==> flow/design.v <==
module processor
(
	input wire clk_i,
	input wire rst_i,
	input wire stall_i,
	output wire [31:0] addr_o,
	input wire [31:0] data_i,
	output wire [31:0] data_o,
	output wire [3:0] data_w_o,
	output wire [2:0] data_mode_o,
	input wire [7:0] extio_in,
	output wire [7:0] extio_out
);
	wire stall_cpu; wire mwait_cpu; wire irq_cpu; wire irq_ack_cpu; wire exception_cpu; wire data_b_cpu; wire data_h_cpu; wire data_access_cpu;
	wire [31:0] irq_vector_cpu; wire [31:0] inst_addr_cpu; wire [31:0] inst_in_cpu; wire [31:0] data_addr_cpu; wire [31:0] data_in_cpu; wire [31:0] data_out_cpu;
	wire [3:0] data_w_cpu;
	assign data_mode_o = {data_b_cpu,data_h_cpu,data_access_cpu};
	datapath core
	(
		.clock(clk_i),
		.reset(rst_i),
		.stall(stall_cpu),
		.mwait(mwait_cpu),
		.irq_vector(irq_vector_cpu),
		.irq(irq_cpu),
		.irq_ack(irq_ack_cpu),
		.exception(exception_cpu),
		.inst_addr(inst_addr_cpu),
		.inst_in(inst_in_cpu),
		.data_addr(data_addr_cpu),
		.data_in(data_in_cpu),
		.data_out(data_out_cpu),
		.data_w(data_w_cpu),
		.data_b(data_b_cpu),
		.data_h(data_h_cpu),
		.data_access(data_access_cpu)
	);
	interrupt_controller int_control
	(
		.clock(clk_i),
		.reset(rst_i),
		.stall(stall_i),
		.stall_cpu(stall_cpu),
		.mwait_cpu(mwait_cpu),
		.irq_vector_cpu(irq_vector_cpu),
		.irq_cpu(irq_cpu),
		.irq_ack_cpu(irq_ack_cpu),
		.exception_cpu(exception_cpu),
		.inst_addr_cpu(inst_addr_cpu),
		.inst_in_cpu(inst_in_cpu),
		.data_addr_cpu(data_addr_cpu),
		.data_in_cpu(data_in_cpu),
		.data_out_cpu(data_out_cpu),
		.data_w_cpu(data_w_cpu),
		.data_access_cpu(data_access_cpu),
		.addr_mem(addr_o),
		.data_read_mem(data_i),
		.data_write_mem(data_o),
		.data_we_mem(data_w_o),
		.extio_in(extio_in),
		.extio_out(extio_out)
	);
endmodule
module datapath
(
	input wire clock,
	input wire reset,
	input wire stall,
	input wire mwait,
	input wire [31:0] irq_vector,
	input wire irq,
	output wire irq_ack,
	output wire exception,
	output wire [31:0] inst_addr,
	input wire [31:0] inst_in,
	output wire [31:0] data_addr,
	input wire [31:0] data_in,
	output reg [31:0] data_out,
	output reg [3:0] data_w,
	output wire data_b,
	output wire data_h,
	output wire data_access
);
	wire [31:0] inst_in_s; reg [31:0] data_in_s; reg [31:0] pc; reg [31:0] pc_last;
	reg [31:0] pc_last2; wire [31:0] pc_plus4; wire [31:0] pc_next;
	wire [31:0] result; wire [31:0] branch; wire [31:0] ext32b;
	wire [31:0] ext32h; wire [31:0] alu_src1; wire [31:0] alu_src2;
	wire [31:12] ext32;
	wire [6:0] opcode; wire [6:0] funct7;
	wire [2:0] funct3;
	wire [3:0] read_reg1; wire [3:0] read_reg2; wire [3:0] write_reg;
	wire [4:0] rs1; wire [4:0] rs2; wire [4:0] rd;
	wire [31:0] write_data; wire [31:0] read_data1; wire [31:0] read_data2;
	wire [31:0] imm_i; wire [31:0] imm_s; wire [31:0] imm_sb;
	wire [31:0] imm_uj; wire [31:0] branch_src1; wire [31:0] branch_src2;
	wire [31:12] imm_u;
	wire wreg; wire zero; wire less_than; wire branch_taken; wire jump_taken; reg stall_reg;
	wire irq_ack_s; reg irq_ack_s_dly; reg bds; wire data_access_s; reg data_access_s_dly;
	wire reg_write_ctl; wire alu_src1_ctl; wire sig_read_ctl; wire reg_to_mem; wire mem_to_reg; wire except;
	wire [1:0] jump_ctl; wire [1:0] mem_write_ctl; wire [1:0] mem_read_ctl;
	wire [2:0] alu_src2_ctl; wire [2:0] branch_ctl;
	wire [3:0] alu_op_ctl;
	reg [4:0] rs1_r; reg [4:0] rs2_r; reg [4:0] rd_r;
	reg [31:0] imm_i_r; reg [31:0] imm_s_r; reg [31:0] imm_sb_r; reg [31:0] imm_uj_r;
	reg [31:12] imm_u_r;
	reg reg_write_ctl_r; reg alu_src1_ctl_r; reg sig_read_ctl_r; reg reg_to_mem_r; reg mem_to_reg_r;
	reg [1:0] jump_ctl_r; reg [1:0] mem_write_ctl_r; reg [1:0] mem_read_ctl_r;
	reg [2:0] alu_src2_ctl_r; reg [2:0] branch_ctl_r;
	reg [3:0] alu_op_ctl_r;
	always @(posedge clock or posedge reset) begin
		if (reset == 1'b1) begin
			pc <= {32{1'b0}};
			pc_last <= {32{1'b0}};
			pc_last2 <= {32{1'b0}};
		end else begin
			if (stall == 1'b0) begin
				pc <= pc_next;
				pc_last <= pc;
				pc_last2 <= pc_last;
			end
		end
	end
	assign pc_plus4 = pc + 4;
	assign pc_next = (irq == 1'b1 && irq_ack_s == 1'b1) || except == 1'b1 ? 
	irq_vector : branch_taken == 1'b1 || jump_taken == 1'b1 ? 
	branch : data_access_s == 1'b1 ?
	pc_last : pc_plus4;
	assign irq_ack_s = irq == 1'b1 && bds == 1'b0 && branch_taken == 1'b0 && jump_taken == 1'b0 && reg_to_mem_r == 1'b0 && mem_to_reg_r == 1'b0 ? 1'b1 : 1'b0;
	assign irq_ack = irq_ack_s_dly;
	assign exception = except == 1'b1 ? 1'b1 : 1'b0;
	always @(posedge clock or posedge reset) begin
		if (reset == 1'b1) begin
			irq_ack_s_dly <= 1'b0;
			bds <= 1'b0;
			data_access_s_dly <= 1'b0;
			stall_reg <= 1'b0;
		end else begin
			stall_reg <= stall;
			if (stall == 1'b0) begin
				data_access_s_dly <= data_access_s;
				if (mwait == 1'b0) begin
					irq_ack_s_dly <= irq_ack_s;
					if (branch_taken == 1'b1 || jump_taken == 1'b1) begin
						bds <= 1'b1;
					end
					else begin
						bds <= 1'b0;
					end
				end
			end
		end
	end
	assign inst_in_s = data_access_s == 1'b1 || except == 1'b1 || branch_taken == 1'b1 || 
		jump_taken == 1'b1 || bds == 1'b1 || irq_ack_s == 1'b1 ? 32'h00000000 : 
		{inst_in[7:0],inst_in[15:8],inst_in[23:16],inst_in[31:24]};
	assign opcode = inst_in_s[6:0];
	assign funct3 = inst_in_s[14:12];
	assign funct7 = inst_in_s[31:25];
	assign rd = inst_in_s[11:7];
	assign rs1 = inst_in_s[19:15];
	assign rs2 = inst_in_s[24:20];
	assign imm_i = {ext32[31:12],inst_in_s[31:20]};
	assign imm_s = {ext32[31:12],inst_in_s[31:25],inst_in_s[11:7]};
	assign imm_sb = {ext32[31:13],inst_in_s[31],inst_in_s[7],inst_in_s[30:25],inst_in_s[11:8],1'b0};
	assign imm_u = inst_in_s[31:12];
	assign imm_uj = {ext32[31:21],inst_in_s[31],inst_in_s[19:12],inst_in_s[20],inst_in_s[30:21],1'b0};
	assign ext32 = inst_in_s[31] == 1'b1 ? {20{1'b1}} : {20{1'b0}};
	control control_unit
	(
		.opcode(opcode),
		.funct3(funct3),
		.funct7(funct7),
		.reg_write(reg_write_ctl),
		.alu_src1(alu_src1_ctl),
		.alu_src2(alu_src2_ctl),
		.alu_op(alu_op_ctl),
		.jump(jump_ctl),
		.branch(branch_ctl),
		.mem_write(mem_write_ctl),
		.mem_read(mem_read_ctl),
		.sig_read(sig_read_ctl)
	);
	assign reg_to_mem = mem_write_ctl != 2'b00 ? 1'b1 : 1'b0;
	assign mem_to_reg = mem_read_ctl != 2'b00 ? 1'b1 : 1'b0;
	always @(posedge clock or posedge reset) begin
		if (reset == 1'b1) begin
			rd_r <= {5{1'b0}};
			rs1_r <= {5{1'b0}};
			rs2_r <= {5{1'b0}};
			imm_i_r <= {32{1'b0}};
			imm_s_r <= {32{1'b0}};
			imm_sb_r <= {32{1'b0}};
			imm_u_r <= {20{1'b0}};
			imm_uj_r <= {32{1'b0}};
			reg_write_ctl_r <= 1'b0;
			alu_src1_ctl_r <= 1'b0;
			alu_src2_ctl_r <= {3{1'b0}};
			alu_op_ctl_r <= {4{1'b0}};
			jump_ctl_r <= {2{1'b0}};
			branch_ctl_r <= {3{1'b0}};
			mem_write_ctl_r <= {2{1'b0}};
			mem_read_ctl_r <= {2{1'b0}};
			sig_read_ctl_r <= 1'b0;
			reg_to_mem_r <= 1'b0;
			mem_to_reg_r <= 1'b0;
		end else begin
			if (stall == 1'b0 && mwait == 1'b0) begin
				rd_r <= rd;
				rs1_r <= rs1;
				rs2_r <= rs2;
				imm_i_r <= imm_i;
				imm_s_r <= imm_s;
				imm_sb_r <= imm_sb;
				imm_u_r <= imm_u;
				imm_uj_r <= imm_uj;
				reg_write_ctl_r <= reg_write_ctl;
				alu_src1_ctl_r <= alu_src1_ctl;
				alu_src2_ctl_r <= alu_src2_ctl;
				alu_op_ctl_r <= alu_op_ctl;
				jump_ctl_r <= jump_ctl;
				branch_ctl_r <= branch_ctl;
				mem_write_ctl_r <= mem_write_ctl;
				mem_read_ctl_r <= mem_read_ctl;
				sig_read_ctl_r <= sig_read_ctl;
				reg_to_mem_r <= reg_to_mem;
				mem_to_reg_r <= mem_to_reg;
			end
		end
	end
	reg_bank register_bank
	(
		.clock(clock),
		.read_reg1(read_reg1),
		.read_reg2(read_reg2),
		.write_reg(write_reg),
		.wreg(wreg),
		.write_data(write_data),
		.read_data1(read_data1),
		.read_data2(read_data2)
	);
	assign read_reg1 = rs1_r[3:0];
	assign read_reg2 = rs2_r[3:0];
	assign write_reg = rd_r[3:0];
	assign wreg = (reg_write_ctl_r | mem_to_reg_r) &  ~mwait &  ~stall_reg;
	alu alu
	(
		.op1(alu_src1),
		.op2(alu_src2),
		.alu_op(alu_op_ctl_r),
		.result(result),
		.zero(zero),
		.less_than(less_than)
	);
	assign alu_src1 = alu_src1_ctl_r == 1'b0 ? read_data1 : pc_last2;
	assign alu_src2 = alu_src2_ctl_r == 3'b000 ? {imm_u_r,12'h000} : alu_src2_ctl_r == 3'b001 ? 
		imm_i_r : alu_src2_ctl_r == 3'b010 ? imm_s_r : alu_src2_ctl_r == 3'b011 ? 
		pc : alu_src2_ctl_r == 3'b100 ? {24'h000000,3'b000,rs2_r} : read_data2;
	assign branch_src1 = jump_ctl_r == 2'b11 ? read_data1 : pc_last2;
	assign branch_src2 = jump_ctl_r == 2'b10 ? imm_uj_r : jump_ctl_r == 2'b11 ? imm_i_r : imm_sb_r;
	assign branch = branch_src1 + branch_src2;
	assign branch_taken = (zero == 1'b1 && branch_ctl_r == 3'b001) || 
		(zero == 1'b0 && branch_ctl_r == 3'b010) || (less_than == 1'b1 && branch_ctl_r == 3'b011) || 
		(less_than == 1'b0 && branch_ctl_r == 3'b100) || (less_than == 1'b1 && branch_ctl_r == 3'b101) || 
		(less_than == 1'b0 && branch_ctl_r == 3'b110) ? 1'b1 : 1'b0;
	assign except = branch_ctl_r == 3'b111 ? 1'b1 : 1'b0;
	assign jump_taken = jump_ctl_r != 2'b00 ? 1'b1 : 1'b0;
	assign inst_addr = pc;
	assign data_addr = result;
	assign data_b = mem_read_ctl_r == 2'b01 || mem_write_ctl_r == 2'b01 ? 1'b1 : 1'b0;
	assign data_h = mem_read_ctl_r == 2'b10 || mem_write_ctl_r == 2'b10 ? 1'b1 : 1'b0;
	assign data_access_s = reg_to_mem_r == 1'b1 || mem_to_reg_r == 1'b1 ? 1'b1 : 1'b0;
	assign data_access = data_access_s == 1'b1 && data_access_s_dly == 1'b0 ? 1'b1 : 1'b0;
	always @(mem_write_ctl_r, result, read_data2) begin
		case (mem_write_ctl_r)
		2'b11 : begin
			data_out <= {read_data2[7:0],read_data2[15:8],read_data2[23:16],read_data2[31:24]};
			data_w <= 4'b1111;
		end
		2'b01 : begin
			data_out <= {read_data2[7:0],read_data2[7:0],read_data2[7:0],read_data2[7:0]};
			case (result[1:0])
			2'b11 : begin data_w <= 4'b0001; end
			2'b10 : begin data_w <= 4'b0010; end
			2'b01 : begin data_w <= 4'b0100; end
			default : begin data_w <= 4'b1000; end
			endcase
		end
		2'b10 : begin
			data_out <= {read_data2[7:0],read_data2[15:8],read_data2[7:0],read_data2[15:8]};
			case (result[1])
			1'b1 : begin data_w <= 4'b0011; end
			default : begin data_w <= 4'b1100; end
			endcase
			end
		default : begin
			data_out <= {read_data2[7:0],read_data2[15:8],read_data2[23:16],read_data2[31:24]};
			data_w <= 4'b0000;
		end
		endcase
	end
	always @(mem_read_ctl_r, result, data_in) begin
		case (mem_read_ctl_r)
		2'b01 : begin
			case (result[1:0])
			2'b11 : begin data_in_s <= {24'h000000,data_in[7:0]}; end
			2'b10 : begin data_in_s <= {24'h000000,data_in[15:8]}; end
			2'b01 : begin data_in_s <= {24'h000000,data_in[23:16]}; end
			default : begin data_in_s <= {24'h000000,data_in[31:24]}; end
			endcase
		end
		2'b10 : begin
			case (result[1])
			1'b1 : begin data_in_s <= {16'h0000,data_in[7:0],data_in[15:8]}; end
			default : begin data_in_s <= {16'h0000,data_in[23:16],data_in[31:24]}; end
			endcase
		end
		default : begin
			data_in_s <= {data_in[7:0],data_in[15:8],data_in[23:16],data_in[31:24]};
		end
		endcase
	end
	assign ext32b = (data_in_s[7] == 1'b0 || sig_read_ctl_r == 1'b0) ? 
		{24'h000000,data_in_s[7:0]} : {24'hffffff,data_in_s[7:0]};
	assign ext32h = (data_in_s[15] == 1'b0 || sig_read_ctl_r == 1'b0) ? 
		{16'h0000,data_in_s[15:0]} : {16'hffff,data_in_s[15:0]};
	assign write_data = mem_read_ctl_r == 2'b11 ? data_in_s : mem_read_ctl_r == 2'b01 ? 
		ext32b : mem_read_ctl_r == 2'b10 ? ext32h : jump_taken == 1'b1 ? 
		pc_last : result;
endmodule
module control
(
	input wire [6:0] opcode,
	input wire [2:0] funct3,
	input wire [6:0] funct7,
	output reg reg_write,
	output reg alu_src1,
	output reg [2:0] alu_src2,
	output reg [3:0] alu_op,
	output reg [1:0] jump,
	output reg [2:0] branch,
	output reg [1:0] mem_write,
	output reg [1:0] mem_read,
	output reg sig_read
);
	always @(opcode, funct3, funct7) begin
		case (opcode)			 
		7'b0110111 : begin		 
			reg_write <= 1'b1;
			alu_src1 <= 1'b0;
			alu_src2 <= 3'b000;
			alu_op <= 4'b0110;
			jump <= 2'b00;
			branch <= 3'b000;
			mem_write <= 2'b00;
			mem_read <= 2'b00;
			sig_read <= 1'b0;
		end
		7'b0010111 : begin		 
			reg_write <= 1'b1;
			alu_src1 <= 1'b1;
			alu_src2 <= 3'b000;
			alu_op <= 4'b0100;
			jump <= 2'b00;
			branch <= 3'b000;
			mem_write <= 2'b00;
			mem_read <= 2'b00;
			sig_read <= 1'b0;
		end
		7'b1101111 : begin		 
			reg_write <= 1'b1;
			alu_src1 <= 1'b0;
			alu_src2 <= 3'b011;
			alu_op <= 4'b0110;
			jump <= 2'b10;
			branch <= 3'b000;
			mem_write <= 2'b00;
			mem_read <= 2'b00;
			sig_read <= 1'b0;
		end
		7'b1100111 : begin		 
			reg_write <= 1'b1;
			alu_src1 <= 1'b0;
			alu_src2 <= 3'b011;
			alu_op <= 4'b0110;
			jump <= 2'b11;
			branch <= 3'b000;
			mem_write <= 2'b00;
			mem_read <= 2'b00;
			sig_read <= 1'b0;
		end
		7'b1100011 : begin		 
			case (funct3)
			3'b000 : begin		 
				reg_write <= 1'b0;
				alu_src1 <= 1'b0;
				alu_src2 <= 3'b101;
				alu_op <= 4'b0101;
				jump <= 2'b00;
				branch <= 3'b001;
				mem_write <= 2'b00;
				mem_read <= 2'b00;
				sig_read <= 1'b0;
			end
			3'b001 : begin		 
				reg_write <= 1'b0;
				alu_src1 <= 1'b0;
				alu_src2 <= 3'b101;
				alu_op <= 4'b0101;
				jump <= 2'b00;
				branch <= 3'b010;
				mem_write <= 2'b00;
				mem_read <= 2'b00;
				sig_read <= 1'b0;
			end
			3'b100 : begin		 
				reg_write <= 1'b0;
				alu_src1 <= 1'b0;
				alu_src2 <= 3'b101;
				alu_op <= 4'b0111;
				jump <= 2'b00;
				branch <= 3'b011;
				mem_write <= 2'b00;
				mem_read <= 2'b00;
				sig_read <= 1'b0;
			end
			3'b101 : begin		 
				reg_write <= 1'b0;
				alu_src1 <= 1'b0;
				alu_src2 <= 3'b101;
				alu_op <= 4'b0111;
				jump <= 2'b00;
				branch <= 3'b100;
				mem_write <= 2'b00;
				mem_read <= 2'b00;
				sig_read <= 1'b0;
			end
			3'b110 : begin		 
				reg_write <= 1'b0;
				alu_src1 <= 1'b0;
				alu_src2 <= 3'b101;
				alu_op <= 4'b1000;
				jump <= 2'b00;
				branch <= 3'b101;
				mem_write <= 2'b00;
				mem_read <= 2'b00;
				sig_read <= 1'b0;
			end
			3'b111 : begin		 
				reg_write <= 1'b0;
				alu_src1 <= 1'b0;
				alu_src2 <= 3'b101;
				alu_op <= 4'b1000;
				jump <= 2'b00;
				branch <= 3'b110;
				mem_write <= 2'b00;
				mem_read <= 2'b00;
				sig_read <= 1'b0;
			end
			default : begin
				reg_write <= 1'b0;
				alu_src1 <= 1'b0;
				alu_src2 <= 3'b000;
				alu_op <= 4'b0000;
				jump <= 2'b00;
				branch <= 3'b000;
				mem_write <= 2'b00;
				mem_read <= 2'b00;
				sig_read <= 1'b0;
			end
			endcase
		end
		7'b0000011 : begin		 
			case (funct3)
			3'b000 : begin		 
				reg_write <= 1'b1;
				alu_src1 <= 1'b0;
				alu_src2 <= 3'b001;
				alu_op <= 4'b0100;
				jump <= 2'b00;
				branch <= 3'b000;
				mem_write <= 2'b00;
				mem_read <= 2'b01;
				sig_read <= 1'b1;
			end
			3'b001 : begin		 
				reg_write <= 1'b1;
				alu_src1 <= 1'b0;
				alu_src2 <= 3'b001;
				alu_op <= 4'b0100;
				jump <= 2'b00;
				branch <= 3'b000;
				mem_write <= 2'b00;
				mem_read <= 2'b10;
				sig_read <= 1'b1;
			end
			3'b010 : begin		 
				reg_write <= 1'b1;
				alu_src1 <= 1'b0;
				alu_src2 <= 3'b001;
				alu_op <= 4'b0100;
				jump <= 2'b00;
				branch <= 3'b000;
				mem_write <= 2'b00;
				mem_read <= 2'b11;
				sig_read <= 1'b1;
			end
			3'b100 : begin		 
				reg_write <= 1'b1;
				alu_src1 <= 1'b0;
				alu_src2 <= 3'b001;
				alu_op <= 4'b0100;
				jump <= 2'b00;
				branch <= 3'b000;
				mem_write <= 2'b00;
				mem_read <= 2'b01;
				sig_read <= 1'b0;
			end
			3'b101 : begin		 
				reg_write <= 1'b1;
				alu_src1 <= 1'b0;
				alu_src2 <= 3'b001;
				alu_op <= 4'b0100;
				jump <= 2'b00;
				branch <= 3'b000;
				mem_write <= 2'b00;
				mem_read <= 2'b10;
				sig_read <= 1'b0;
			end
			default : begin
				reg_write <= 1'b0;
				alu_src1 <= 1'b0;
				alu_src2 <= 3'b000;
				alu_op <= 4'b0000;
				jump <= 2'b00;
				branch <= 3'b000;
				mem_write <= 2'b00;
				mem_read <= 2'b00;
				sig_read <= 1'b0;
			end
			endcase
		end
		7'b0100011 : begin		 
			case (funct3)
			3'b000 : begin		 
				reg_write <= 1'b0;
				alu_src1 <= 1'b0;
				alu_src2 <= 3'b010;
				alu_op <= 4'b0100;
				jump <= 2'b00;
				branch <= 3'b000;
				mem_write <= 2'b01;
				mem_read <= 2'b00;
				sig_read <= 1'b0;
			end
			3'b001 : begin		 
				reg_write <= 1'b0;
				alu_src1 <= 1'b0;
				alu_src2 <= 3'b010;
				alu_op <= 4'b0100;
				jump <= 2'b00;
				branch <= 3'b000;
				mem_write <= 2'b10;
				mem_read <= 2'b00;
				sig_read <= 1'b0;
			end
			3'b010 : begin		 
				reg_write <= 1'b0;
				alu_src1 <= 1'b0;
				alu_src2 <= 3'b010;
				alu_op <= 4'b0100;
				jump <= 2'b00;
				branch <= 3'b000;
				mem_write <= 2'b11;
				mem_read <= 2'b00;
				sig_read <= 1'b0;
			end
			default : begin
				reg_write <= 1'b0;
				alu_src1 <= 1'b0;
				alu_src2 <= 3'b000;
				alu_op <= 4'b0000;
				jump <= 2'b00;
				branch <= 3'b000;
				mem_write <= 2'b00;
				mem_read <= 2'b00;
				sig_read <= 1'b0;
			end
			endcase
		end
		7'b0010011 : begin		 
			case (funct3)
			3'b000 : begin		 
				reg_write <= 1'b1;
				alu_src1 <= 1'b0;
				alu_src2 <= 3'b001;
				alu_op <= 4'b0100;
				jump <= 2'b00;
				branch <= 3'b000;
				mem_write <= 2'b00;
				mem_read <= 2'b00;
				sig_read <= 1'b0;
			end
			3'b010 : begin		 
				reg_write <= 1'b1;
				alu_src1 <= 1'b0;
				alu_src2 <= 3'b001;
				alu_op <= 4'b0111;
				jump <= 2'b00;
				branch <= 3'b000;
				mem_write <= 2'b00;
				mem_read <= 2'b00;
				sig_read <= 1'b0;
			end
			3'b011 : begin		 
				reg_write <= 1'b1;
				alu_src1 <= 1'b0;
				alu_src2 <= 3'b001;
				alu_op <= 4'b1000;
				jump <= 2'b00;
				branch <= 3'b000;
				mem_write <= 2'b00;
				mem_read <= 2'b00;
				sig_read <= 1'b0;
			end
			3'b100 : begin		 
				reg_write <= 1'b1;
				alu_src1 <= 1'b0;
				alu_src2 <= 3'b001;
				alu_op <= 4'b0010;
				jump <= 2'b00;
				branch <= 3'b000;
				mem_write <= 2'b00;
				mem_read <= 2'b00;
				sig_read <= 1'b0;
			end
			3'b110 : begin		 
				reg_write <= 1'b1;
				alu_src1 <= 1'b0;
				alu_src2 <= 3'b001;
				alu_op <= 4'b0001;
				jump <= 2'b00;
				branch <= 3'b000;
				mem_write <= 2'b00;
				mem_read <= 2'b00;
				sig_read <= 1'b0;
			end
			3'b111 : begin		 
				reg_write <= 1'b1;
				alu_src1 <= 1'b0;
				alu_src2 <= 3'b001;
				alu_op <= 4'b0000;
				jump <= 2'b00;
				branch <= 3'b000;
				mem_write <= 2'b00;
				mem_read <= 2'b00;
				sig_read <= 1'b0;
			end
			3'b001 : begin		 
				reg_write <= 1'b1;
				alu_src1 <= 1'b0;
				alu_src2 <= 3'b100;
				alu_op <= 4'b1001;
				jump <= 2'b00;
				branch <= 3'b000;
				mem_write <= 2'b00;
				mem_read <= 2'b00;
				sig_read <= 1'b0;
			end
			3'b101 : begin
				case (funct7)
				7'b0000000 : begin	 
					reg_write <= 1'b1;
					alu_src1 <= 1'b0;
					alu_src2 <= 3'b100;
					alu_op <= 4'b1010;
					jump <= 2'b00;
					branch <= 3'b000;
					mem_write <= 2'b00;
					mem_read <= 2'b00;
					sig_read <= 1'b0;
				end
				7'b0100000 : begin	 
					reg_write <= 1'b1;
					alu_src1 <= 1'b0;
					alu_src2 <= 3'b100;
					alu_op <= 4'b1100;
					jump <= 2'b00;
					branch <= 3'b000;
					mem_write <= 2'b00;
					mem_read <= 2'b00;
					sig_read <= 1'b0;
				end
				default : begin
					reg_write <= 1'b0;
					alu_src1 <= 1'b0;
					alu_src2 <= 3'b000;
					alu_op <= 4'b0000;
					jump <= 2'b00;
					branch <= 3'b000;
					mem_write <= 2'b00;
					mem_read <= 2'b00;
					sig_read <= 1'b0;
				end
				endcase
			end
			default : begin
				reg_write <= 1'b0;
				alu_src1 <= 1'b0;
				alu_src2 <= 3'b000;
				alu_op <= 4'b0000;
				jump <= 2'b00;
				branch <= 3'b000;
				mem_write <= 2'b00;
				mem_read <= 2'b00;
				sig_read <= 1'b0;
			end
			endcase
		end
		7'b0110011 : begin		 
			case (funct3)
			3'b000 : begin
				case (funct7)
				7'b0000000 : begin
				reg_write <= 1'b1;
				alu_src1 <= 1'b0;
				alu_src2 <= 3'b101;
				alu_op <= 4'b0100;
				jump <= 2'b00;
				branch <= 3'b000;
				mem_write <= 2'b00;
				mem_read <= 2'b00;
				sig_read <= 1'b0;
				end
				7'b0100000 : begin
				reg_write <= 1'b1;
				alu_src1 <= 1'b0;
				alu_src2 <= 3'b101;
				alu_op <= 4'b0101;
				jump <= 2'b00;
				branch <= 3'b000;
				mem_write <= 2'b00;
				mem_read <= 2'b00;
				sig_read <= 1'b0;
				end
				default : begin
				reg_write <= 1'b0;
				alu_src1 <= 1'b0;
				alu_src2 <= 3'b000;
				alu_op <= 4'b0000;
				jump <= 2'b00;
				branch <= 3'b000;
				mem_write <= 2'b00;
				mem_read <= 2'b00;
				sig_read <= 1'b0;
				end
				endcase
			end
			3'b001 : begin			 
				reg_write <= 1'b1;
				alu_src1 <= 1'b0;
				alu_src2 <= 3'b101;
				alu_op <= 4'b1001;
				jump <= 2'b00;
				branch <= 3'b000;
				mem_write <= 2'b00;
				mem_read <= 2'b00;
				sig_read <= 1'b0;
			end
			3'b010 : begin			 
				reg_write <= 1'b1;
				alu_src1 <= 1'b0;
				alu_src2 <= 3'b101;
				alu_op <= 4'b0111;
				jump <= 2'b00;
				branch <= 3'b000;
				mem_write <= 2'b00;
				mem_read <= 2'b00;
				sig_read <= 1'b0;
			end
			3'b011 : begin			 
				reg_write <= 1'b1;
				alu_src1 <= 1'b0;
				alu_src2 <= 3'b101;
				alu_op <= 4'b1000;
				jump <= 2'b00;
				branch <= 3'b000;
				mem_write <= 2'b00;
				mem_read <= 2'b00;
				sig_read <= 1'b0;
			end
			3'b100 : begin			 
				reg_write <= 1'b1;
				alu_src1 <= 1'b0;
				alu_src2 <= 3'b101;
				alu_op <= 4'b0010;
				jump <= 2'b00;
				branch <= 3'b000;
				mem_write <= 2'b00;
				mem_read <= 2'b00;
				sig_read <= 1'b0;
			end
			3'b101 : begin
				case (funct7)		
				7'b0000000 : begin	 
					reg_write <= 1'b1;
					alu_src1 <= 1'b0;
					alu_src2 <= 3'b101;
					alu_op <= 4'b1010;
					jump <= 2'b00;
					branch <= 3'b000;
					mem_write <= 2'b00;
					mem_read <= 2'b00;
					sig_read <= 1'b0;
				end
				7'b0100000 : begin	 
					reg_write <= 1'b1;
					alu_src1 <= 1'b0;
					alu_src2 <= 3'b101;
					alu_op <= 4'b1100;
					jump <= 2'b00;
					branch <= 3'b000;
					mem_write <= 2'b00;
					mem_read <= 2'b00;
					sig_read <= 1'b0;
				end
				default : begin
					reg_write <= 1'b0;
					alu_src1 <= 1'b0;
					alu_src2 <= 3'b000;
					alu_op <= 4'b0000;
					jump <= 2'b00;
					branch <= 3'b000;
					mem_write <= 2'b00;
					mem_read <= 2'b00;
					sig_read <= 1'b0;
				end
				endcase
			end
			3'b110 : begin			 
				reg_write <= 1'b1;
				alu_src1 <= 1'b0;
				alu_src2 <= 3'b101;
				alu_op <= 4'b0001;
				jump <= 2'b00;
				branch <= 3'b000;
				mem_write <= 2'b00;
				mem_read <= 2'b00;
				sig_read <= 1'b0;
			end
			3'b111 : begin			 
				reg_write <= 1'b1;
				alu_src1 <= 1'b0;
				alu_src2 <= 3'b101;
				alu_op <= 4'b0000;
				jump <= 2'b00;
				branch <= 3'b000;
				mem_write <= 2'b00;
				mem_read <= 2'b00;
				sig_read <= 1'b0;
			end
			default : begin
				reg_write <= 1'b0;
				alu_src1 <= 1'b0;
				alu_src2 <= 3'b000;
				alu_op <= 4'b0000;
				jump <= 2'b00;
				branch <= 3'b000;
				mem_write <= 2'b00;
				mem_read <= 2'b00;
				sig_read <= 1'b0;
			end
			endcase
		end
		7'b1110011 : begin		 
			reg_write <= 1'b0;
			alu_src1 <= 1'b0;
			alu_src2 <= 3'b000;
			alu_op <= 4'b0000;
			jump <= 2'b00;
			branch <= 3'b111;
			mem_write <= 2'b00;
			mem_read <= 2'b00;
			sig_read <= 1'b0;
		end
		default : begin
			reg_write <= 1'b0;
			alu_src1 <= 1'b0;
			alu_src2 <= 3'b000;
			alu_op <= 4'b0000;
			jump <= 2'b00;
			branch <= 3'b000;
			mem_write <= 2'b00;
			mem_read <= 2'b00;
			sig_read <= 1'b0;
		end
		endcase
	end
endmodule
module reg_bank
(
	input wire clock,
	input wire [3:0] read_reg1,
	input wire [3:0] read_reg2,
	input wire [3:0] write_reg,
	input wire wreg,
	input wire [31:0] write_data,
	output wire [31:0] read_data1,
	output wire [31:0] read_data2
);
	reg [31:0] registers[0:15];
	always @(posedge clock) begin
		if (write_reg != 4'b0000 && wreg == 1'b1) begin
			registers[write_reg] <= write_data;
		end
	end
	assign read_data1 = read_reg1 != 4'b0000 ? registers[read_reg1] : {32{1'b0}};
	assign read_data2 = read_reg2 != 4'b0000 ? registers[read_reg2] : {32{1'b0}};
endmodule
module alu
(
	input wire [31:0] op1,
	input wire [31:0] op2,
	input wire [3:0] alu_op,
	output wire [31:0] result,
	output wire zero,
	output wire less_than
);
	reg [31:0] r; wire [31:0] shift;
	wire [4:0] shift_op2;
	wire [32:0] addsub;
	wire less; wire lshift; wire logical;
	always @(op1, op2, alu_op, addsub, less, shift_op2, shift) begin
		case (alu_op)
		4'b0000 : begin r <= op1 & op2; end
		4'b0001 : begin r <= op1 | op2; end
		4'b0010 : begin r <= op1 ^ op2; end
		4'b0100, 4'b0101 : begin r <= addsub[31:0]; end
		4'b0110 : begin r <= op2; end
		4'b0111,4'b1000 : begin r <= {28'h0000000,3'b000,less}; end
		default : begin r <= shift; end
		endcase
	end
	assign addsub = alu_op > 4'b0100 ? ({1'b0,op1}) - ({1'b0,op2}) : ({1'b0,op1}) + ({1'b0,op2});
	assign less = op1[31] == op2[31] || alu_op == 4'b1000 ? addsub[32] : op1[31];
	assign less_than = less;
	assign zero =  ~(r[31] | r[30] | r[29] | r[28] | r[27] | r[26] | 
		r[25] | r[24] | r[23] | r[22] | r[21] | r[20] | r[19] | 
		r[18] | r[17] | r[16] | r[15] | r[14] | r[13] | r[12] | 
		r[11] | r[10] | r[9] | r[8] | r[7] | r[6] | r[5] | r[4] | 
		r[3] | r[2] | r[1] | r[0]);
	assign shift_op2 = op2[4:0];
	assign lshift = alu_op[0] == 1'b1 ? 1'b1 : 1'b0;
	assign logical = alu_op[2] == 1'b0 ? 1'b1 : 1'b0;
	bshift barrel_shifter
	(
		.lshift(lshift),
		.logical(logical),
		.shift(shift_op2),
		.in(op1),
		.out(shift)
	);
	assign result = r;
endmodule
module bshift
(
	input wire lshift,
	input wire logical,
	input wire [4:0] shift,
	input wire [31:0] in,
	output wire [31:0] out
);
	wire [31:0] shift1l; wire [31:0] shift2l; wire [31:0] shift4l; wire [31:0] shift8l; wire [31:0] shift16l;
	wire [31:0] shift1r; wire [31:0] shift2r; wire [31:0] shift4r; wire [31:0] shift8r; wire [31:0] shift16r;
	wire [31:16] fill;
	assign fill = logical == 1'b0 ? {16{in[31]}} : 16'h0000;
	assign shift1l = shift[0] == 1'b1 ? {in[30:0],1'b0} : in;
	assign shift2l = shift[1] == 1'b1 ? {shift1l[29:0],2'b00} : shift1l;
	assign shift4l = shift[2] == 1'b1 ? {shift2l[27:0],4'h0} : shift2l;
	assign shift8l = shift[3] == 1'b1 ? {shift4l[23:0],8'h00} : shift4l;
	assign shift16l = shift[4] == 1'b1 ? {shift8l[15:0],16'h0000} : shift8l;
	assign shift1r = shift[0] == 1'b1 ? {fill[31],in[31:1]} : in;
	assign shift2r = shift[1] == 1'b1 ? {fill[31:30],shift1r[31:2]} : shift1r;
	assign shift4r = shift[2] == 1'b1 ? {fill[31:28],shift2r[31:4]} : shift2r;
	assign shift8r = shift[3] == 1'b1 ? {fill[31:24],shift4r[31:8]} : shift4r;
	assign shift16r = shift[4] == 1'b1 ? {fill[31:16],shift8r[31:16]} : shift8r;
	assign out = lshift == 1'b0 ? shift16r : shift16l;
endmodule
module interrupt_controller
(
	input wire clock,
	input wire reset,
	input wire stall,
	output wire stall_cpu,
	output wire mwait_cpu,
	output wire [31:0] irq_vector_cpu,
	output wire irq_cpu,
	input wire irq_ack_cpu,
	input wire exception_cpu,
	input wire [31:0] inst_addr_cpu,
	output wire [31:0] inst_in_cpu,
	input wire [31:0] data_addr_cpu,
	output wire [31:0] data_in_cpu,
	input wire [31:0] data_out_cpu,
	input wire [3:0] data_w_cpu,
	input wire data_access_cpu,
	output wire [31:0] addr_mem,
	input wire [31:0] data_read_mem,
	output wire [31:0] data_write_mem,
	output wire [3:0] data_we_mem,
	input wire [7:0] extio_in,
	output wire [7:0] extio_out
);
	wire [7:0] irq_cause; reg [7:0] irq_mask_reg; reg [7:0] irq_status_reg; reg [7:0] extio_out_reg;
	reg [31:0] periph_data; reg [31:0] irq_vector_reg; reg [31:0] irq_epc_reg; reg [31:0] inst_reg;
	wire interrupt; reg irq; reg data_access_cpu_dly;
	parameter [2:0] irq_idle = 0, irq_int = 1, irq_req = 2, irq_ackn = 3, irq_done = 4;
	reg [2:0] pulse_state;
	reg [2:0] pulse_next_state;
	wire periph_access; reg periph_access_dly; wire periph_access_we;
	wire [3:0] data_we_mem_s;
	always @(posedge clock or posedge reset) begin
		if (reset == 1'b1) begin
			periph_data <= {32{1'b0}};
		end else begin
			if (periph_access == 1'b1) begin
			case (data_addr_cpu[7:4])
			4'b0000 : begin periph_data <= irq_vector_reg; end			 
			4'b0001 : begin periph_data <= {irq_cause[7:0],24'h000000}; end		 
			4'b0010 : begin periph_data <= {irq_mask_reg[7:0],24'h000000}; end	 
			4'b0011 : begin periph_data <= {irq_status_reg,24'h000000}; end		 
			4'b0100 : begin 							 
				periph_data <= {irq_epc_reg[7:0],irq_epc_reg[15:8],irq_epc_reg[23:16],irq_epc_reg[31:24]};
			end
			4'b1000 : begin periph_data <= {extio_in,24'h000000}; end		 
			4'b1001 : begin periph_data <= {extio_out_reg,24'h000000}; end		 
			default : begin periph_data <= data_read_mem; end
			endcase
			end
		end
	end
	assign inst_in_cpu = data_access_cpu == 1'b0 ? data_read_mem : inst_reg;
	assign data_in_cpu = periph_access_dly == 1'b0 ? data_read_mem : periph_data;
	always @(posedge clock or posedge reset) begin
		if (reset == 1'b1) begin
			irq_vector_reg <= {32{1'b0}};
			irq_mask_reg <= {8{1'b0}};
			irq_status_reg <= {8{1'b0}};
			extio_out_reg <= {8{1'b0}};
		end else begin
			if (periph_access == 1'b1 && periph_access_we == 1'b1) begin
				case (data_addr_cpu[7:4])
				4'b0000 : begin				 
					irq_vector_reg <= {data_out_cpu[7:0],data_out_cpu[15:8],data_out_cpu[23:16],data_out_cpu[31:24]};
				end
				4'b0010 : begin				 
					irq_mask_reg <= data_out_cpu[31:24];
				end
				4'b0011 : begin				 
					irq_status_reg <= data_out_cpu[31:24];
				end
				4'b1001 : begin				 
					extio_out_reg <= data_out_cpu[31:24];
				end
				default : begin
				end
				endcase
			end
			if (irq_ack_cpu == 1'b1 || exception_cpu == 1'b1) begin
				irq_status_reg[0] <= 1'b0;		 
			end
		end
	end
	always @(posedge clock or posedge reset) begin
		if (reset == 1'b1) begin
			irq_epc_reg <= 32'h00000000;
		end else begin
			if (((irq == 1'b1 && irq_ack_cpu == 1'b0) || exception_cpu == 1'b1)) begin
				irq_epc_reg <= inst_addr_cpu;
			end
		end
	end
	always @(posedge clock or posedge reset) begin
		if (reset == 1'b1) begin
			pulse_state <= irq_idle;
			pulse_next_state <= irq_idle;
			irq <= 1'b0;
		end else begin
			if (stall == 1'b0) begin
				pulse_state <= pulse_next_state;
				case (pulse_state)
				irq_idle : begin
					if (interrupt == 1'b1 && irq_status_reg[0] == 1'b1) begin
						pulse_next_state <= irq_int;
					end
				end
				irq_int : begin
					irq <= 1'b1;
					pulse_next_state <= irq_req;
				end
				irq_req : begin
					if (irq_ack_cpu == 1'b1) begin
						irq <= 1'b0;
						pulse_next_state <= irq_ackn;
					end
				end
				irq_ackn : begin
					pulse_next_state <= irq_done;
				end
				irq_done : begin
					if (irq_status_reg[0] == 1'b1) begin
						pulse_next_state <= irq_idle;
					end
				end
				default : begin
					pulse_next_state <= irq_idle;
				end
				endcase
			end
		end
	end
	always @(posedge clock or posedge reset) begin
		if (reset == 1'b1) begin
			periph_access_dly <= 1'b0;
			data_access_cpu_dly <= 1'b0;
			inst_reg <= {32{1'b0}};
		end else begin
			if (stall == 1'b0) begin
				periph_access_dly <= periph_access;
				data_access_cpu_dly <= data_access_cpu;
				if ((data_access_cpu == 1'b0)) begin
					inst_reg <= data_read_mem;
				end
			end
		end
	end
	assign periph_access = data_addr_cpu[31:27] == 5'b11110 && data_access_cpu == 1'b1 ? 1'b1 : 1'b0;
	assign periph_access_we = periph_access <= 1'b1 && data_w_cpu != 4'b0000 ? 1'b1 : 1'b0;
	assign addr_mem = data_access_cpu == 1'b1 ? data_addr_cpu : inst_addr_cpu;
	assign data_write_mem = data_out_cpu;
	assign data_we_mem_s = data_access_cpu == 1'b1 && periph_access == 1'b0 ? data_w_cpu : 4'b0000;
	assign data_we_mem = data_we_mem_s;
	assign mwait_cpu = data_access_cpu == 1'b1 && data_access_cpu_dly == 1'b0 ? 1'b1 : 1'b0;
	assign stall_cpu = stall;
	assign interrupt = (irq_cause & irq_mask_reg) == 16'h0000 ? 1'b0 : 1'b1;
	assign irq_cause = extio_in;
	assign irq_cpu = irq;
	assign irq_vector_cpu = irq_vector_reg;
	assign extio_out = extio_out_reg;
endmodule
==> flow/run.sh <==
#!/bin/bash
# the make line also repeats each setting of config.mk as NAME=value (left out here)
make -C /OpenROAD-flow-scripts/flow DESIGN_CONFIG=/design/flow/config.mk WORK_HOME=/design/flow/orfs CLKGATE_MAP_FILE= finish
==> flow/config.mk <==
export PLATFORM = sky130hd
export DESIGN_NAME = processor
export DESIGN_NICKNAME = processor
export VERILOG_FILES = /design/flow/design.v
export SDC_FILE = /design/flow/constraint.sdc
export NUM_CORES = 4
export LEC_CHECK = 0
export CAP_MARGIN = 20
export CORE_MARGIN = 2
export CORE_UTILIZATION = 58
export CTS_CLUSTER_DIAMETER = 67
export GPL_ROUTABILITY_DRIVEN = 1
export MAX_ROUTING_LAYER = met5
export MIN_ROUTING_LAYER = met1
export PLACE_DENSITY = 0.62
export SETUP_SLACK_MARGIN = 1.72
export SLEW_MARGIN = 20
export TNS_END_PERCENT = 10
==> flow/constraint.sdc <==
create_clock -name core_clock -period 6.61 [get_ports {clk_i}]
set_input_delay 1.3220 -clock core_clock [delete_from_list [all_inputs] [get_ports {clk_i}]]
set_output_delay 1.3220 -clock core_clock [all_outputs]
set_load 0.01 [all_outputs]
==> summary.txt, run 1 <==
Placed insts - 6692
Late-Pin Clk Latency - 0.72 ns
Vias in the first global route - 50111
RSZ-0062 raised after global routing - true
Part of the cycle the worst path needs - 1.31
Htree depth - 3
Dominant combinational family - multiplexers
Most used cell, CP - buf_4
Worst path top cell family by delay - AND-OR/OR-AND gates
# Max-Cap Violations - 0
Number of logged tool warnings - 73
Port Buffers - 121
Pins Over Slew Limit - 0
Core Area - 91500 um2
CP arrival - 7.37 ns
Rel. slew slack - 0.0544
Placed cell areas - 63100 um2
Min-delay src - core.irq_ack_s_dly
Top post-synthesis cells by area - edfxtp_1 29%, dfrtp_1 15%, mux4_2 12%, mux2_2 4.3%, mux2i_1 3.6%
Via density - 7.78
Die footprint - 94800 um2
Psw - 7.96 mW
Crit end category - output port
Clk buf depth - 3
Yosys chip area - 53600 um2
Reg-to-reg endpoint - core.register_bank.registers[5][28]
Avg Synthesized Cell Area - 11.2 um2
Crit path launch - core.imm_u_r[22]
Mapped Area - 53600 um2
I/O pins - 122
Sequential Power Share - 0.314
Final setup fails - 724
Synth top cell by count - edfxtp_1
Complex Gates by Area - 0.181
CTS Buf Count - 89
TritonRoute pass-1 iters - 17
Synth Area in XOR/XNOR - 0.0165
Placer congestion estimate - 1.13
Non-filler cells, final - 6978
Number of remaining DRC errors - 0
CP Launch Type - flop
Clock Power - 5.36 mW
MUX area fraction - 0.202
Seq pwr - 6.42 mW
GRT Resource Usage Total - 0.556
Final ANT Viol Nets - 0
Crit-path max FO - 8
Root Driver - clkbuf_16
Initial antenna violation count - 22
FF-to-FF path depth - 36
Area Growth Syn to Fin - 29.0%
Vias - 54281
EDFF count, synth - 512
Global-route wire length before repair - 372000 um
Worst Hold Depth - 1
Outcome - complete, but fails checks
CTS tree - built
Clock transition at path regs - 0.06 ns
Cell depth of the worst setup path - 31
Unique cell types - 107
Critical Path Sink - data_w_o[3]
FF-to-FF setup slack - -1.45 ns
Hold Crit Endpoint - int_control.irq_status_reg[0]
Worst EP required - 5.29 ns
Die W - 308 um
Yosys top cell by area - edfxtp_1
Fp_density - 0.585
Starting DRT DRC Count - 11610
Final Instance Area - 69100 um2
Setup_tns - -886.56 ns
Comb. pwr - 8.69 mW
Hold Path Class - flop to flop
Die height - 308 um
Post-route setup slack - -2.08 ns
Crit path kind - flop to output port
Min Hold Slack - 0.465 ns
Adder Area Share - 0.0309
Nets@finish - 5880
Failing Checks - setup timing
Seq share, synth - 0.434
Tmin final - 8.69 ns
WL/cell - 39.2 um
Top cell type's share of synthesized area - 0.287
Pleak - 27.6 nW
R2r startpoint - core.imm_u_r[22]
Worst-Margin Slew - 1.41 ns
Final wirelength - 274000 um
Synth warn - 5
VDD IR max - 0.000312 V
Cell Int Power - 12.5 mW
Basic Gates by Area - 0.0944
Pin count of the biggest net entering global routing - 163
Hold Fails Final Rpt - 0
Switching Fraction - 0.389
Max Clock Skew - 0.0423 ns
Post-synthesis cell count - 4783
Post-synth top cells - 512 x edfxtp_1, 489 x nand2_1, 313 x dfrtp_1
Yosys Instances - 4783
Power Dens Cells - 296 nW/um2
Total Power - 20.5 mW
Comb power frac - 0.425
Async SR Flop Fraction - 0.380
CP max stage delay - 0.53 ns
Top power group - combinational cells
Critical path's slowest cell - mux4_2
Clock sinks - 826
Clock share of power - 0.262
Rows - 111
Buffers & Inverters on Critical Path - 7
Seq cells post-synth - 826
Synth Flop Type - edfxtp_1
Aggregate global routing overflow - 0
HPWL after detailed placement - 182000 um
Highest Clock Rate - 115 MHz
CTS hold repair buffers - 0
-- stage by stage --
step,utilization,setup slack (ns)
floorplan,-,-0.807
global placement,0.690,-2.24
detailed placement,0.690,-2.21
CTS,0.741,-2.06
global route,0.754,-2.22
finish,0.755,-2.08
-- per-layer routing --
layer,vias to the layer above,track usage,routed length [um]
li1,20616,-,-
met5,-,0.00982,245
met4,16,0.412,28900
met1,25644,0.683,86500
met3,1859,0.243,49400
met2,6146,0.774,109000
-- final cells by class --
class	count	area [um2]
well taps	1186	1480
inverters	119	462
repair buffers	1194	10800
flip-flops and latches	826	23300
multi-input cells	3476	30000
clock buffers	107	2420
diodes	14	35.0
fillers	5832	22500
clock inverters	56	583
-- timing repair --
action	in CTS	in global routing
pin swaps	71	70
endpoints found under the setup margin	748	750
hold endpoints to repair	0	0
resized	284	223
buffers inserted	65	27
gates cloned	12	5
==> run 2, diff against run 1 <==
- ABC_AREA: default -> 1
- CAP_MARGIN: 20 -> 0
- CORE_UTILIZATION: 58 -> 72
- CTS_CLUSTER_DIAMETER: 67 -> default
- CTS_CLUSTER_SIZE: default -> 10
- GPL_ROUTABILITY_DRIVEN: 1 -> default
- HOLD_SLACK_MARGIN: default -> 0.29
- MAX_ROUTING_LAYER: met5 -> default
- MIN_ROUTING_LAYER: met1 -> default
- PLACE_DENSITY: 0.62 -> default
- PLACE_DENSITY_LB_ADDON: default -> 0.12
- SETUP_SLACK_MARGIN: 1.72 -> 0.37
- TNS_END_PERCENT: 10 -> default
- clock period: 6.61 -> 4.98 ns (I/O delays scaled with it)
==> summary.txt, run 2 <==
Placer congestion estimate - 1.22 (+7.9%)
Htree depth - 3 (unchanged)
Worst slack, placed - -2.71 ns (-0.506 ns)
Yosys top cell by area - edfxtp_1
Core Area - 75700 um2 (-17%)
Synth warn - 5 (unchanged)
Synth Area in XOR/XNOR - 0.00878 (-0.00774)
Rows - 101 (-9.0%)
Dominant combinational family - simple AND/OR/NAND/NOR gates
EDFF count, synth - 512 (unchanged)
Top cell type's share of synthesized area - 0.280 (-0.00686)
CTS hold repair buffers - 0 (unchanged)
Adder Area Share - 0.0302 (-0.000738)
Run Error - [ERROR GRT-0116] Global routing finished with congestion. Check the congestion regions in the DRC Viewer.
Failed at - global routing (5_1_grt)
Seq share, synth - 0.423 (-0.0104)
Clock sinks - 826 (unchanged)
Avg Synthesized Cell Area - 7.55 um2 (-33%)
Die footprint - 78400 um2 (-17%)
Outcome - stopped before the end
Die W - 280 um (-9.0%)
Complex Gates by Area - 0.203 (+0.0217)
Top post-synthesis cells by area - edfxtp_1 28%, dfrtp_1 14%, nand2_1 12%, o21ai_0 7.1%, nand3_1 6.4%
Die height - 280 um (-9.0%)
Mapped Area - 54900 um2 (+2.4%)
Post-synth top cells - 1746 x nand2_1, 827 x inv_1, 783 x o21ai_0
Aggregate global routing overflow - 1645
Synth top cell by count - nand2_1
Post-synthesis cell count - 7267 (+52%)
Clk buf depth - 3 (unchanged)
Root Driver - clkbuf_16
Basic Gates by Area - 0.231 (+0.136)
Fp_density - 0.725 (+0.140)
I/O pins - 122 (unchanged)
GRT Resource Usage Total - 0.902
Synth Flop Type - edfxtp_1
MUX area fraction - 0.00157 (-0.200)
Unique cell types - 75 (-30%)
CTS Buf Count - 94 (+5.6%)
Port Buffers - 121 (unchanged)
Async SR Flop Fraction - 0.380 (unchanged)
Yosys Instances - 7267 (+52%)
HPWL after detailed placement - 174000 um (-4.4%)
Seq cells post-synth - 826 (unchanged)
Yosys chip area - 54900 um2 (+2.4%)
run 2: timing repair:
action,CTS
resized,452
pin swaps,110
setup buffers,82
cloned,15
setup endpoints to repair,746
run 2: metal layers:
metal | GRT overflow | global-route usage
met5 | 9 | 0.669
met4 | 476 | 0.904
met3 | 123 | 0.809
met2 | 944 | 1.01
met1 | 93 | 0.887
run 2: through the flow:
step | TNS [ns] | std cells | hold WS (ns) | instance area, um2
after global placement | -1312.06 | 8958 | 0.461 | 65200
after detailed placement | -1525.34 | 8958 | 0.471 | 65200
after CTS | -1294.61 | 9209 | 0.490 | 70200
after floorplan | -782.87 | 7298 | 0.442 | 56500
==> run 3, diff against run 2 <==
- ABC_AREA: 1 -> default
- CAP_MARGIN: 0 -> 20
- CORE_UTILIZATION: 72 -> 66
- CTS_CLUSTER_DIAMETER: default -> 67
- CTS_CLUSTER_SIZE: 10 -> default
- GPL_ROUTABILITY_DRIVEN: default -> 1
- HOLD_SLACK_MARGIN: 0.29 -> default
- MAX_ROUTING_LAYER: default -> met5
- MIN_ROUTING_LAYER: default -> met1
- PLACE_DENSITY_LB_ADDON: 0.12 -> default
- SETUP_SLACK_MARGIN: 0.37 -> default
- TNS_END_PERCENT: default -> 10
- clock period: 4.98 -> 8.63 ns (I/O delays scaled with it)
==> summary.txt, run 3 <==
Yosys Instances - 4783 (-34%)
Post-synth top cells - 512 x edfxtp_1, 489 x nand2_1, 313 x dfrtp_1
CTS Buf Count - 86 (-8.5%)
HPWL after detailed placement - 185000 um (+5.8%)
MUX area fraction - 0.202 (+0.200)
Port Buffers - 121 (unchanged)
Failed at - global routing (5_1_grt)
Adder Area Share - 0.0309 (+0.000738)
Fp_density - 0.666 (-0.0589)
I/O pins - 122 (unchanged)
Synth Area in XOR/XNOR - 0.0165 (+0.00774)
Run Error - [ERROR GRT-0116] Global routing finished with congestion. Check the congestion regions in the DRC Viewer.
Synth top cell by count - edfxtp_1
Mapped Area - 53600 um2 (-2.4%)
Worst slack, placed - -0.989 ns (+1.72 ns)
Yosys top cell by area - edfxtp_1
Seq cells post-synth - 826 (unchanged)
Unique cell types - 107 (+43%)
Complex Gates by Area - 0.181 (-0.0217)
Dominant combinational family - multiplexers
Die footprint - 83400 um2 (+6.4%)
EDFF count, synth - 512 (unchanged)
Synth Flop Type - edfxtp_1
Rows - 104 (+3.0%)
Die height - 289 um (+3.1%)
Placed insts - 6216 (-31%)
Clk buf depth - 3 (unchanged)
CTS hold repair buffers - 0 (unchanged)
Basic Gates by Area - 0.0944 (-0.136)
Clock sinks - 826 (unchanged)
Placer congestion estimate - 1.13 (-7.1%)
Seq share, synth - 0.434 (+0.0104)
GRT Resource Usage Total - 0.785
Async SR Flop Fraction - 0.380 (unchanged)
Aggregate global routing overflow - 4
Top post-synthesis cells by area - edfxtp_1 29%, dfrtp_1 15%, mux4_2 12%, mux2_2 4.3%, mux2i_1 3.6%
Yosys chip area - 53600 um2 (-2.4%)
Post-synthesis cell count - 4783 (-34%)
Synth warn - 5 (unchanged)
Core Area - 80400 um2 (+6.2%)
Htree depth - 3 (unchanged)
Top cell type's share of synthesized area - 0.287 (+0.00686)
Outcome - stopped before the end
Root Driver - clkbuf_16
Avg Synthesized Cell Area - 11.2 um2 (+48%)
Die W - 289 um (+3.1%)
## run 3: what timing repair did
item,4_1_cts
gates cloned,4
setup endpoints to repair,465
endpoints found under the hold margin,0
pin swaps,66
gates resized,189
setup buffers,44
## run 3: per-layer routing
| metal | GRT usage | overflow |
|---|---|---|
| met5 | 0.456 | 0 |
| met4 | 0.731 | 2 |
| met3 | 0.675 | 0 |
| met2 | 0.903 | 2 |
| met1 | 0.808 | 0 |
## run 3: per-stage QoR
step	total power, mW	hold WS [ns]	area (um2)
global placement	10.1	0.460	59800
CTS	14.6	0.437	63800
detailed placement	10.3	0.469	59800
floorplan	7.55	0.432	53700
==> run 4, diff against run 3 <==
- CORE_UTILIZATION: 66 -> 68
- CTS_CLUSTER_DIAMETER: 67 -> default
- GPL_ROUTABILITY_DRIVEN: 1 -> default
- MAX_ROUTING_LAYER: met5 -> met4
- MIN_ROUTING_LAYER: met1 -> default
- TNS_END_PERCENT: 10 -> default
- clock period: 8.63 -> 8.47 ns (I/O delays scaled with it)
==> summary.txt, run 4 <==
Outcome - stopped before the end
Failed at - global routing (5_1_grt)
Run Error - [ERROR GRT-0116] Global routing finished with congestion. Check the congestion regions in the DRC Viewer.
Placer congestion estimate - 1.19 (+5.0%)
Post-synth top cells - 512 x edfxtp_1, 489 x nand2_1, 313 x dfrtp_1
Yosys top cell by area - edfxtp_1
HPWL after detailed placement - 181000 um (-2.0%)
GRT Resource Usage Total - 0.834
Top post-synthesis cells by area - edfxtp_1 29%, dfrtp_1 15%, mux4_2 12%, mux2_2 4.3%, mux2i_1 3.6%
Fp_density - 0.689 (+0.0231)
Async SR Flop Fraction - 0.380 (unchanged)
Clock sinks - 826 (unchanged)
EDFF count, synth - 512 (unchanged)
Die W - 285 um (-1.5%)
Mapped Area - 53600 um2 (unchanged)
Synth Flop Type - edfxtp_1
MUX area fraction - 0.202 (unchanged)
Seq cells post-synth - 826 (unchanged)
Core Area - 77700 um2 (-3.4%)
CTS Buf Count - 85 (-1.2%)
Htree depth - 3 (unchanged)
Adder Area Share - 0.0309 (unchanged)
Avg Synthesized Cell Area - 11.2 um2 (unchanged)
Synth top cell by count - edfxtp_1
Unique cell types - 107 (unchanged)
Placed insts - 6185 (-0.50%)
Yosys Instances - 4783 (unchanged)
Die footprint - 81000 um2 (-2.9%)
Clk buf depth - 3 (unchanged)
Basic Gates by Area - 0.0944 (unchanged)
Yosys chip area - 53600 um2 (unchanged)
Top cell type's share of synthesized area - 0.287 (unchanged)
Dominant combinational family - multiplexers
Rows - 102 (-1.9%)
Port Buffers - 121 (unchanged)
Complex Gates by Area - 0.181 (unchanged)
Synth warn - 5 (unchanged)
Post-synthesis cell count - 4783 (unchanged)
Die height - 285 um (-1.5%)
Placed cell areas - 59600 um2 (-0.25%)
Synth Area in XOR/XNOR - 0.0165 (unchanged)
Root Driver - clkbuf_16
Aggregate global routing overflow - 88
Seq share, synth - 0.434 (unchanged)
I/O pins - 122 (unchanged)
run 4: metrics by stage:
step | power (mW) | worst slack, ns | hold WS (ns) | utilization
4_1_cts | 14.9 | -0.612 | 0.454 | 0.824
3_3_place_gp | 10.2 | -0.658 | 0.454 | 0.767
3_5_place_dp | 10.4 | -0.988 | 0.447 | 0.767
2_1_floorplan | 7.70 | 0.0185 | 0.432 | -
run 4: per-layer routing:
metal	GRT overflow	global-route usage
met1	7	0.856
met2	31	0.930
met3	12	0.726
met4	38	0.755
met5	-	-
run 4: timing repair:
action	4_1_cts
pin swaps	86
gates resized	259
cloned	5
hold buffers	0
hold endpoints to repair	0
setup buffers	73
endpoints found under the setup margin	688
==> run 5, diff against run 4 <==
- CORE_UTILIZATION: 68 -> 58
- HOLD_SLACK_MARGIN: default -> -0.09
- SETUP_SLACK_MARGIN: default -> 1.49
- TNS_END_PERCENT: default -> 5
- clock period: 8.47 -> 6.65 ns (I/O delays scaled with it)
==> summary.txt, run 5 <==
Outcome - complete, but fails checks
Failing Checks - setup timing
TritonRoute pass-1 iters - 11
Worst path top cell family by delay - AND-OR/OR-AND gates
Clock sinks - 826 (unchanged)
Total Power - 20.1 mW
Max Clock Skew - 0.0391 ns
R2r startpoint - core.imm_u_r[22]
Crit end category - output port
Vias in the first global route - 49949
Rel. slew slack - 0.258
Most used cell, CP - buf_4
Initial antenna violation count - 21
Unique cell types - 107 (unchanged)
Vias - 53372
Rows - 111 (+8.8%)
EDFF count, synth - 512 (unchanged)
Dominant combinational family - multiplexers
FF-to-FF path depth - 41
CP arrival - 7.44 ns
Yosys chip area - 53600 um2 (unchanged)
CTS tree - built
Seq pwr - 6.38 mW
Highest Clock Rate - 114 MHz
Port Buffers - 121 (unchanged)
Late-Pin Clk Latency - 0.71 ns
Final Instance Area - 67700 um2
Clk buf depth - 3 (unchanged)
Post-route setup slack - -2.12 ns
FILL cells - 6052
Top post-synthesis cells by area - edfxtp_1 29%, dfrtp_1 15%, mux4_2 12%, mux2_2 4.3%, mux2i_1 3.6%
Die footprint - 94800 um2 (+17%)
VDD IR max - 0.000346 V
CP max stage delay - 0.53 ns
Switching Fraction - 0.385
Hold Fails Final Rpt - 0
Critical path's slowest cell - dfrtp_4
Area Growth Syn to Fin - 26.4%
Worst EP required - 5.32 ns
Placed cell areas - 62900 um2 (+5.5%)
Sequential Power Share - 0.318
Crit path launch - core.imm_u_r[22]
Aggregate global routing overflow - 0
CTS Buf Count - 87 (+2.4%)
Top power group - combinational cells
Tmin final - 8.77 ns
Final ANT Viol Nets - 0
Power Dens Cells - 296 nW/um2
Cell Int Power - 12.3 mW
Die height - 308 um (+8.2%)
Post-synth top cells - 512 x edfxtp_1, 489 x nand2_1, 313 x dfrtp_1
Psw - 7.72 mW
HPWL after detailed placement - 180000 um (-0.51%)
Pin count of the biggest net entering global routing - 153
Clock share of power - 0.263
Logic area - 29500 um2
Final setup fails - 724
Yosys Instances - 4783 (unchanged)
Synth top cell by count - edfxtp_1
Root Driver - clkbuf_16
FF-to-FF setup slack - -2.04 ns
CP Launch Type - flop
Htree depth - 3 (unchanged)
Placer congestion estimate - 1.17 (-1.6%)
WL/cell - 38.9 um
Fp_density - 0.585 (-0.104)
MUX area fraction - 0.202 (unchanged)
Hold Path Class - flop to flop
Reg-to-reg endpoint - core.pc[19]
Crit path kind - flop to output port
Complex Gates by Area - 0.181 (unchanged)
Async SR Flop Fraction - 0.380 (unchanged)
Synth Area in XOR/XNOR - 0.0165 (unchanged)
Crit-path max FO - 7
Hold Crit Endpoint - int_control.irq_status_reg[0]
Critical Path Sink - data_w_o[2]
Top cell type's share of synthesized area - 0.287 (unchanged)
Comb power frac - 0.419
FF+latch area - 23300 um2
Adder Area Share - 0.0309 (unchanged)
Mapped Area - 53600 um2 (unchanged)
Min-delay src - core.irq_ack_s_dly
Global-route wire length before repair - 371000 um
Clock transition at path regs - 0.07 ns
Pleak - 26.9 nW
Seq share, synth - 0.434 (unchanged)
Worst Hold Depth - 1
Core Area - 91500 um2 (+18%)
Yosys top cell by area - edfxtp_1
# Max-Cap Violations - 0
Clock Power - 5.28 mW
Die W - 308 um (+8.2%)
Comb. pwr - 8.39 mW
Number of logged tool warnings - 70
Nets@finish - 5811
Synth warn - 5 (unchanged)
I/O pins - 122 (unchanged)
Seq cells post-synth - 826 (unchanged)
Cell depth of the worst setup path - 29
GRT Resource Usage Total - 0.572
RSZ-0062 raised after global routing - true
Worst-Margin Slew - 1.10 ns
CTS hold repair buffers - 0 (unchanged)
Synth Flop Type - edfxtp_1
Pins Over Slew Limit - 0
Final wirelength - 269000 um
Buffers & Inverters on Critical Path - 7
Number of remaining DRC errors - 0
Avg Synthesized Cell Area - 11.2 um2 (unchanged)
Starting DRT DRC Count - 11211
Part of the cycle the worst path needs - 1.32
Basic Gates by Area - 0.0944 (unchanged)
Via density - 7.72
Post-synthesis cell count - 4783 (unchanged)
run 5: layout make-up:
type | count | area share
multi-input cells | 3475 | 0.436
flip-flops and latches | 826 | 0.344
repair buffers | 1128 | 0.147
clock buffers | 103 | 0.0339
well taps | 1186 | 0.0219
clock inverters | 55 | 0.00983
inverters | 119 | 0.00671
diodes | 20 | 0.000739
run 5: timing repair:
action                     4_1_cts  5_1_grt
resized                        231      121
hold endpoints to repair         0        0
setup endpoints to repair      743      742
gates cloned                     5        3
pin swaps                       75       49
setup buffers                   48       10
run 5: through the flow:
stage,cells,setup TNS (ns),worst slack (ns),hold WS (ns),utilization
4_1_cts,6879,-875.08,-2.13,0.481,0.733
3_5_place_dp,6668,-917.00,-2.17,0.457,0.687
3_3_place_gp,6668,-857.08,-2.15,0.458,0.687
5_1_grt,6907,-953.88,-2.13,0.511,0.740
6_report,6912,-946.15,-2.12,0.482,0.740
2_1_floorplan,4814,-243.53,-0.775,0.432,-
run 5: metal layers:
layer | routed length, um | share of wire | vias up | GRT usage
met5 | 0 | 0 | - | -
met4 | 27600 | 0.10 | 0 | 0.416
met3 | 47200 | 0.18 | 1770 | 0.240
met2 | 108000 | 0.40 | 5838 | 0.770
met1 | 86000 | 0.32 | 25306 | 0.684
li1 | - | - | 20458 | -
==> run 6, diff against run 5 <==
- CORE_UTILIZATION: 58 -> 61
- CTS_CLUSTER_DIAMETER: default -> 29
- GPL_ROUTABILITY_DRIVEN: default -> 1
- HOLD_SLACK_MARGIN: -0.09 -> default
- MIN_ROUTING_LAYER: default -> met1
- PLACE_DENSITY: default -> 0.62
- SETUP_SLACK_MARGIN: 1.49 -> 1.72
- TNS_END_PERCENT: 5 -> 10
- clock period: 6.65 -> 6.61 ns (I/O delays scaled with it)
==> summary.txt, run 6 <==
Outcome - stopped before the end
Failed at - global routing (5_1_grt)
Run Error - [ERROR GRT-0232] Routing congestion too high. Check the congestion heatmap in the GUI.
Clock sinks - 826 (unchanged)
HPWL after detailed placement - 190000 um (+5.6%)
Die height - 300 um (-2.5%)
Die W - 300 um (-2.5%)
Seq share, synth - 0.434 (unchanged)
Synth Flop Type - edfxtp_1
Complex Gates by Area - 0.181 (unchanged)
Htree depth - 4 (+1)
Basic Gates by Area - 0.0944 (unchanged)
Aggregate global routing overflow - 89
Seq cells post-synth - 826 (unchanged)
I/O pins - 122 (unchanged)
Mapped Area - 53600 um2 (unchanged)
Yosys Instances - 4783 (unchanged)
Async SR Flop Fraction - 0.380 (unchanged)
Core Area - 86900 um2 (-5.1%)
Yosys top cell by area - edfxtp_1
Avg Synthesized Cell Area - 11.2 um2 (unchanged)
Placer congestion estimate - 1.16 (-1.1%)
Post-synth top cells - 512 x edfxtp_1, 489 x nand2_1, 313 x dfrtp_1
Root Driver - clkbuf_16
GRT Resource Usage Total - 0.808
Die footprint - 90200 um2 (-4.9%)
Top cell type's share of synthesized area - 0.287 (unchanged)
Worst slack, placed - -2.00 ns (+0.173 ns)
Synth top cell by count - edfxtp_1
Unique cell types - 107 (unchanged)
Post-synthesis cell count - 4783 (unchanged)
MUX area fraction - 0.202 (unchanged)
Top post-synthesis cells by area - edfxtp_1 29%, dfrtp_1 15%, mux4_2 12%, mux2_2 4.3%, mux2i_1 3.6%
Synth warn - 5 (unchanged)
Fp_density - 0.616 (+0.0312)
CTS Buf Count - 173 (+99%)
Synth Area in XOR/XNOR - 0.0165 (unchanged)
Yosys chip area - 53600 um2 (unchanged)
Clk buf depth - 3 (unchanged)
Adder Area Share - 0.0309 (unchanged)
Port Buffers - 121 (unchanged)
EDFF count, synth - 512 (unchanged)
Dominant combinational family - multiplexers
Rows - 108 (-2.7%)
-- run 6: routing by layer --
layer  global-route usage  overflow
met5                    -         -
met4                0.726        34
met3                0.680        13
met2                0.917        33
met1                0.832         9
-- run 6: what timing repair did --
item | in CTS
setup endpoints to repair | 753
gates resized | 280
setup buffers | 41
gates cloned | 3
pin swaps | 47
hold buffers | 0
-- run 6: metrics by stage --
stage / std cells / power (mW) / hold slack [ns] / cell area (um2) / TNS, ns
2_1_floorplan: 4814 / 9.91 / 0.432 / 54000 / -269.46
3_5_place_dp: 6646 / 13.9 / 0.465 / 62900 / -908.05
4_1_cts: 7016 / 23.7 / 0.482 / 70300 / -821.50
3_3_place_gp: 6646 / 13.7 / 0.462 / 62900 / -831.79
Power is estimated from default activity; no workload was simulated.
